## north
Design complex_mean_square, start of the top module:
module complex_mean_square (
    input wire i_clk,
    input wire i_arst,
    input wire i_en,
    input wire [2:0] i_log2_samples,
    input wire        i_valid,
    input wire [31:0] i_y,
    input wire [31:0] i_y_hat,
    output reg        o_valid,
    output reg [63:0] o_data
);
Settings: LEC_CHECK=0, CAP_MARGIN=20, CELL_PAD_IN_SITES_DETAIL_PLACEMENT=0, CORE_MARGIN=2, CORE_UTILIZATION=72, GPL_TIMING_DRIVEN=1, HOLD_SLACK_MARGIN=-0.1, MAX_ROUTING_LAYER=met4, PLACE_DENSITY_LB_ADDON=0.02, SETUP_SLACK_MARGIN=-0.58, SLEW_MARGIN=40, TNS_END_PERCENT=20; clock period 9.67 ns.
run.sh (not shown) runs the stock make flow with config.mk's settings and CLKGATE_MAP_FILE=.
Layout checks on north: not met. Flow itself completed; violations: setup timing.
Inputs modified between north and south:
- clearing MAX_ROUTING_LAYER, which used to be met4
- swapping 40 for 20 in SLEW_MARGIN
- clearing SETUP_SLACK_MARGIN, which used to be -0.58
- clearing CELL_PAD_IN_SITES_DETAIL_PLACEMENT, which used to be 0
- clearing TNS_END_PERCENT, which used to be 20
- putting CTS_CLUSTER_SIZE at 99 where nothing was set
- clearing GPL_TIMING_DRIVEN, which used to be 1
- clearing PLACE_DENSITY_LB_ADDON, which used to be 0.02
- clearing HOLD_SLACK_MARGIN, which used to be -0.1
- swapping 9.67 for 7.39 in the clock period (ns, I/O delays scaled along)
## What came out
- Not one of north and south finished clean.
- north → south: last weighted congestion value of the routability-driven placer now smaller; TritonCTS sink count was more or less identical; count of state elements after synthesis held steady; number of cells upsized or downsized after cts shows an increase of 153; number of buffers added by the clock tree synthesis step now sits at about the same level.
- Diff north -> south: HPWL after detailed placement now sits lower; cell total after placement now sits higher; clock tree buffer depth now sits at about the same level; port buffer count now sits at about the same level.
Changes in east relative to south:
- CTS_CLUSTER_SIZE: 99 -> unset
- CORE_UTILIZATION: 72 -> 24
- the clock period (ns, I/O delays scaled along): 7.39 -> 13.1
Results
east: PASS, flow complete, no timing, DRC or antenna violations
Instance area at placement, south and east: larger value in south
Re effective utilization at floorplan: south was higher than east.
Re quantity of gates resized following cts: south and east aren't equal, and the lower value belongs to east.
south -> east: number of flops mapped to enable cells by yosys delta 0, exact match
Placed wire-length estimate: south and east compared, lower one is east
Input-level comparison between west and east:
- setting TNS_END_PERCENT to 10 for the first time
- changing CORE_UTILIZATION from 24 to 72
- setting CTS_CLUSTER_SIZE to 98 for the first time
- changing the clock period (ns, I/O delays scaled along) from 13.1 to 9.82
==> results <==
Nothing crashed in west and all stages finished; the problem is that the final layout failed, the offending checks being setup timing. Multi-input combinational cell area, east and west, lower one = east. Per the comparison of west with east, area of the core moved down.

Starting RTL as in the previous note.
Settings: LEC_CHECK=0, CAP_MARGIN=10, CORE_MARGIN=2, CORE_UTILIZATION=72, CTS_CLUSTER_DIAMETER=166, CTS_CLUSTER_SIZE=99, SETUP_SLACK_MARGIN=1.76, SLEW_MARGIN=20, TNS_END_PERCENT=5; clock period 7.29 ns.
The first run reached the layout checks and failed them: negative setup slack.
==> next run, changes <==
- CAP_MARGIN: 10 -> 20
- CORE_UTILIZATION: 72 -> 40
- CTS_CLUSTER_DIAMETER: 166 -> unset
- CTS_CLUSTER_SIZE: 99 -> unset
- SETUP_SLACK_MARGIN: 1.76 -> unset
- TNS_END_PERCENT: 5 -> unset
- clock period: 7.29 -> 13.1 ns (I/O delays scaled with it)
This time the run passed the timing, DRC and antenna checks.
Critical path depth is higher by 3.
Wire length drops by about 11%.
Via count goes down by about 16%.
Worst hold slack got worse by 0.0086 ns.
Final cell count goes down by about 0.8%.
Sequential cell count is unchanged.
Count of clock-buffer cells in the layout climbs by 1.
First-iteration DRC count went down by 45%.
==> next run, changes <==
- ABC_AREA: unset -> 1
- CORE_UTILIZATION: 40 -> 67
- CTS_CLUSTER_DIAMETER: unset -> 192
- clock period: 13.1 -> 6.22 ns (I/O delays scaled with it)
After rerunning: The new run aborted during global routing (5_1_grt) on GRT-0232. Area after synthesis increases by 3.3%. Die size drops by 38%. Synthesized cell count increases by 18%.

Starting RTL as in the previous note.
==> flow/config.mk <==
export PLATFORM = sky130hd
export DESIGN_NAME = complex_mean_square
export DESIGN_NICKNAME = complex_mean_square
export VERILOG_FILES = /design/flow/design.v
export SDC_FILE = /design/flow/constraint.sdc
export NUM_CORES = 4
export LEC_CHECK = 0
export CAP_MARGIN = 30
export CORE_MARGIN = 2
export CORE_UTILIZATION = 72
export MAX_ROUTING_LAYER = met4
export SLEW_MARGIN = 20
export TNS_END_PERCENT = 40
==> flow/constraint.sdc <==
create_clock -name core_clock -period 10.3 [get_ports {i_clk}]
set_input_delay 2.0600 -clock core_clock [delete_from_list [all_inputs] [get_ports {i_clk}]]
set_output_delay 2.0600 -clock core_clock [all_outputs]
set_load 0.01 [all_outputs]
The starting point finished but failed the layout checks on setup timing.
Edit:
--- a/flow/config.mk
+++ b/flow/config.mk
@@ -6,8 +6,6 @@
 export NUM_CORES = 4
 export LEC_CHECK = 0
-export CAP_MARGIN = 30
+export CAP_MARGIN = 20
 export CORE_MARGIN = 2
-export CORE_UTILIZATION = 72
-export MAX_ROUTING_LAYER = met4
+export CORE_UTILIZATION = 10
 export SLEW_MARGIN = 20
-export TNS_END_PERCENT = 40
==> flow/constraint.sdc (replaced) <==
create_clock -name core_clock -period 14.3 [get_ports {i_clk}]
set_input_delay 2.8600 -clock core_clock [delete_from_list [all_inputs] [get_ports {i_clk}]]
set_output_delay 2.8600 -clock core_clock [all_outputs]
set_load 0.01 [all_outputs]
Result:
- Now the flow finished clean
- count of clock-buffer cells in the layout does not change
- routed wire length increases by about 1.2%
- cell area decreases by 0.78%
- via count decreases by 17%
- hold slack gets worse by 6.2 ps
- flip-flop count does not change
- non-clock buffer count decreases by 538
- cell count increases by about 70%

The RTL this note starts from:
==> flow/design.v <==
module complex_adder_subtractor #(
    parameter WIDTH=32
) (
    input [WIDTH-1:0] a,
    input [WIDTH-1:0] b,
    input addNotSub,
    output reg [WIDTH-1:0] result
);
    always @(*) begin
        if (addNotSub) begin
            result[WIDTH-1:WIDTH/2] = a[WIDTH-1:WIDTH/2] + b[WIDTH-1:WIDTH/2];
            result[WIDTH/2-1:0] = a[WIDTH/2-1:0] + b[WIDTH/2-1:0];
        end else begin
            result[WIDTH-1:WIDTH/2] = a[WIDTH-1:WIDTH/2] - b[WIDTH-1:WIDTH/2];
            result[WIDTH/2-1:0] = a[WIDTH/2-1:0] - b[WIDTH/2-1:0];
        end
    end
endmodule
module complex_multiplier #(
    parameter WIDTH=32
) (
    input [WIDTH-1:0] a,
    input [WIDTH-1:0] b,
    output [2*WIDTH-1:0] result
);
    wire signed [WIDTH-1:0] a_real = { {(WIDTH/2+1){a[WIDTH/2-1]}}, a[WIDTH/2-1:0] };
    wire signed [WIDTH-1:0] b_real = { {(WIDTH/2+1){b[WIDTH/2-1]}}, b[WIDTH/2-1:0] };
    wire signed [WIDTH-1:0] a_img = { {(WIDTH/2+1){a[WIDTH-1]}}, a[WIDTH-1:WIDTH/2] };
    wire signed [WIDTH-1:0] b_img = { {(WIDTH/2+1){b[WIDTH-1]}}, b[WIDTH-1:WIDTH/2] };
    wire signed [WIDTH-1:0] result_real = a_real * b_real - a_img * b_img;
    wire signed [WIDTH-1:0] result_img = a_real * b_img + a_img * b_real;
    assign result[WIDTH-1:0] = result_real;
    assign result[2*WIDTH-1:WIDTH] = result_img;
endmodule
module complex_mean_square (
    input wire i_clk,
    input wire i_arst,
    input wire i_en,
    input wire [2:0] i_log2_samples,
    input wire        i_valid,
    input wire [31:0] i_y,
    input wire [31:0] i_y_hat,
    output reg        o_valid,
    output reg [63:0] o_data
);
    wire [31:0] y_diff_w;
    wire [63:0] sq_diff_complex_w;
    wire        sq_diff_valid_w;
    wire [63:0] sum_res_w;
    wire [8:0]  num_samples_w = 1 << i_log2_samples;
    reg [8:0]  sample_rx_cnt_r;
    reg [8:0]  sample_proc_cnt_r;
    reg [1:0]  state_r, next_state_r;
    localparam S_IDLE      = 2'b00;
    localparam S_INIT      = 2'b01;
    localparam S_COMPUTING = 2'b10;
    localparam S_FINALIZE  = 2'b11;
    complex_adder_subtractor #(.WIDTH(32)) y_difference_module (
        .a(i_y),
        .b(i_y_hat),
        .addNotSub(1'b0),
        .result(y_diff_w)
    );
    complex_multiplier cpow_calculator (
        .a(y_diff_w),
        .b(y_diff_w),
        .result(sq_diff_complex_w)
    );
    assign sq_diff_valid_w = i_valid;
    complex_adder_subtractor #(.WIDTH(64)) square_sum (
        .a(o_data),  
        .b(sq_diff_complex_w),
        .addNotSub(1'b1),
        .result(sum_res_w)
    );
    always @(posedge i_clk or posedge i_arst) begin
        if (i_arst)
            state_r <= S_IDLE;
        else
            state_r <= next_state_r;
    end
    always @(*) begin
        next_state_r = state_r;
        case (state_r)
            S_IDLE:      if (i_en) next_state_r = S_INIT;
            S_INIT:      next_state_r = S_COMPUTING;
            S_COMPUTING: if (sample_rx_cnt_r == num_samples_w && sample_proc_cnt_r == num_samples_w)
                             next_state_r = S_FINALIZE;
            S_FINALIZE:  next_state_r = S_IDLE;
            default:     next_state_r = S_IDLE;
        endcase
    end
    always @(posedge i_clk or posedge i_arst) begin
        if (i_arst) begin
            o_valid           <= 1'b0;
            o_data            <= 64'b0;
            sample_rx_cnt_r   <= 9'b0;
            sample_proc_cnt_r <= 9'b0;
        end else begin
            o_valid <= 1'b0;  
            case (state_r)
                S_INIT: begin
                    o_data            <= 64'b0;
                    sample_rx_cnt_r   <= 9'b0;
                    sample_proc_cnt_r <= 9'b0;
                end
                S_COMPUTING: begin
                    sample_rx_cnt_r <= sample_rx_cnt_r;
                    sample_proc_cnt_r <= sample_proc_cnt_r;
                    if (i_valid && sample_rx_cnt_r < num_samples_w) begin
                        sample_rx_cnt_r <= sample_rx_cnt_r + 1;
                    end
                    if (sq_diff_valid_w && !(sample_proc_cnt_r == num_samples_w)) begin
                        sample_proc_cnt_r <= sample_proc_cnt_r + 1;
                        o_data <= sum_res_w;
                    end
                end
                S_FINALIZE: begin
					o_valid        <= 1'b1;  
					o_data[31:0]   <= $signed(o_data[31:0]) >>> i_log2_samples;
					o_data[63:32]  <= $signed(o_data[63:32]) >>> i_log2_samples;
                end
            endcase
        end
    end
endmodule
==> flow/config.mk <==
export PLATFORM = sky130hd
export DESIGN_NAME = complex_mean_square
export DESIGN_NICKNAME = complex_mean_square
export VERILOG_FILES = /design/flow/design.v
export SDC_FILE = /design/flow/constraint.sdc
export NUM_CORES = 4
export LEC_CHECK = 0
export ABC_AREA = 1
export CAP_MARGIN = 20
export CORE_ASPECT_RATIO = 0.68
export CORE_MARGIN = 2
export CORE_UTILIZATION = 72
export CTS_CLUSTER_DIAMETER = 192
export CTS_CLUSTER_SIZE = 14
export HOLD_SLACK_MARGIN = 0.3
export PLACE_DENSITY = 0.38
export SETUP_SLACK_MARGIN = -0.38
export SLEW_MARGIN = 40
==> flow/constraint.sdc <==
create_clock -name core_clock -period 5.59 [get_ports {i_clk}]
set_input_delay 1.1180 -clock core_clock [delete_from_list [all_inputs] [get_ports {i_clk}]]
set_output_delay 1.1180 -clock core_clock [all_outputs]
set_load 0.01 [all_outputs]
The starting point did not get past global routing (5_1_grt).
Then changed:
ABC_AREA = default   (was 1)
CORE_ASPECT_RATIO = default   (was 0.68)
CTS_CLUSTER_DIAMETER = default   (was 192)
CTS_CLUSTER_SIZE = default   (was 14)
HOLD_SLACK_MARGIN = default   (was 0.3)
MAX_ROUTING_LAYER = met4   (was default)
PLACE_DENSITY = default   (was 0.38)
SETUP_SLACK_MARGIN = default   (was -0.38)
SLEW_MARGIN = 20   (was 40)
clock period = 10.3 ns   (was 5.59 ns; I/O delays follow)
Outcome:
- The changed run completed, yet does not pass: setup timing
- synthesized area goes down by 3.2%
- synthesized cell count goes down by 16%
- die area came out lower by 3.2%
Then changed:
CORE_UTILIZATION = 40   (was 72)
MAX_ROUTING_LAYER = default   (was met4)
clock period = 13.5 ns   (was 10.3 ns; I/O delays follow)
The new run finished clean.
Wire length is lower by 19%.
Worst setup slack improved by 1.8 ns.
Global-route usage is lower by 25 points.
Design area is lower by 12%.
Flip-flop count is unchanged.
Synthesized cell count stays the same.
Non-clock buffer count is lower by 547.
Then changed:
CORE_UTILIZATION = 63   (was 40)
CTS_CLUSTER_SIZE = 15   (was default)
TNS_END_PERCENT = 25   (was default)
Global-route usage came out higher by 12 points.
Non-clock buffer count came out lower by 18.
Worst setup slack gets better by 0.099 ns.
Final cell count drops by 8.2%.
Flip-flop count stays the same.
Via count went up by 0.44%.
Clock-buffer cell count went down by 1.
Then changed:
CELL_PAD_IN_SITES_DETAIL_PLACEMENT = 1   (was default)
CELL_PAD_IN_SITES_GLOBAL_PLACEMENT = 1   (was default)
CORE_UTILIZATION = 40   (was 63)
CTS_CLUSTER_SIZE = default   (was 15)
GPL_TIMING_DRIVEN = 0   (was default)
HOLD_SLACK_MARGIN = -0.05   (was default)
MAX_ROUTING_LAYER = met4   (was default)
TNS_END_PERCENT = 5   (was 25)
Result: Clock-buffer cell count goes up by 2; design area goes up by a few percent; global-route usage goes down by 4.5 points; setup slack degrades by 0.42 ns; die area goes up by well over a third; register-to-register slack degrades by 0.27 ns; hold slack degrades by 0.021 ns.
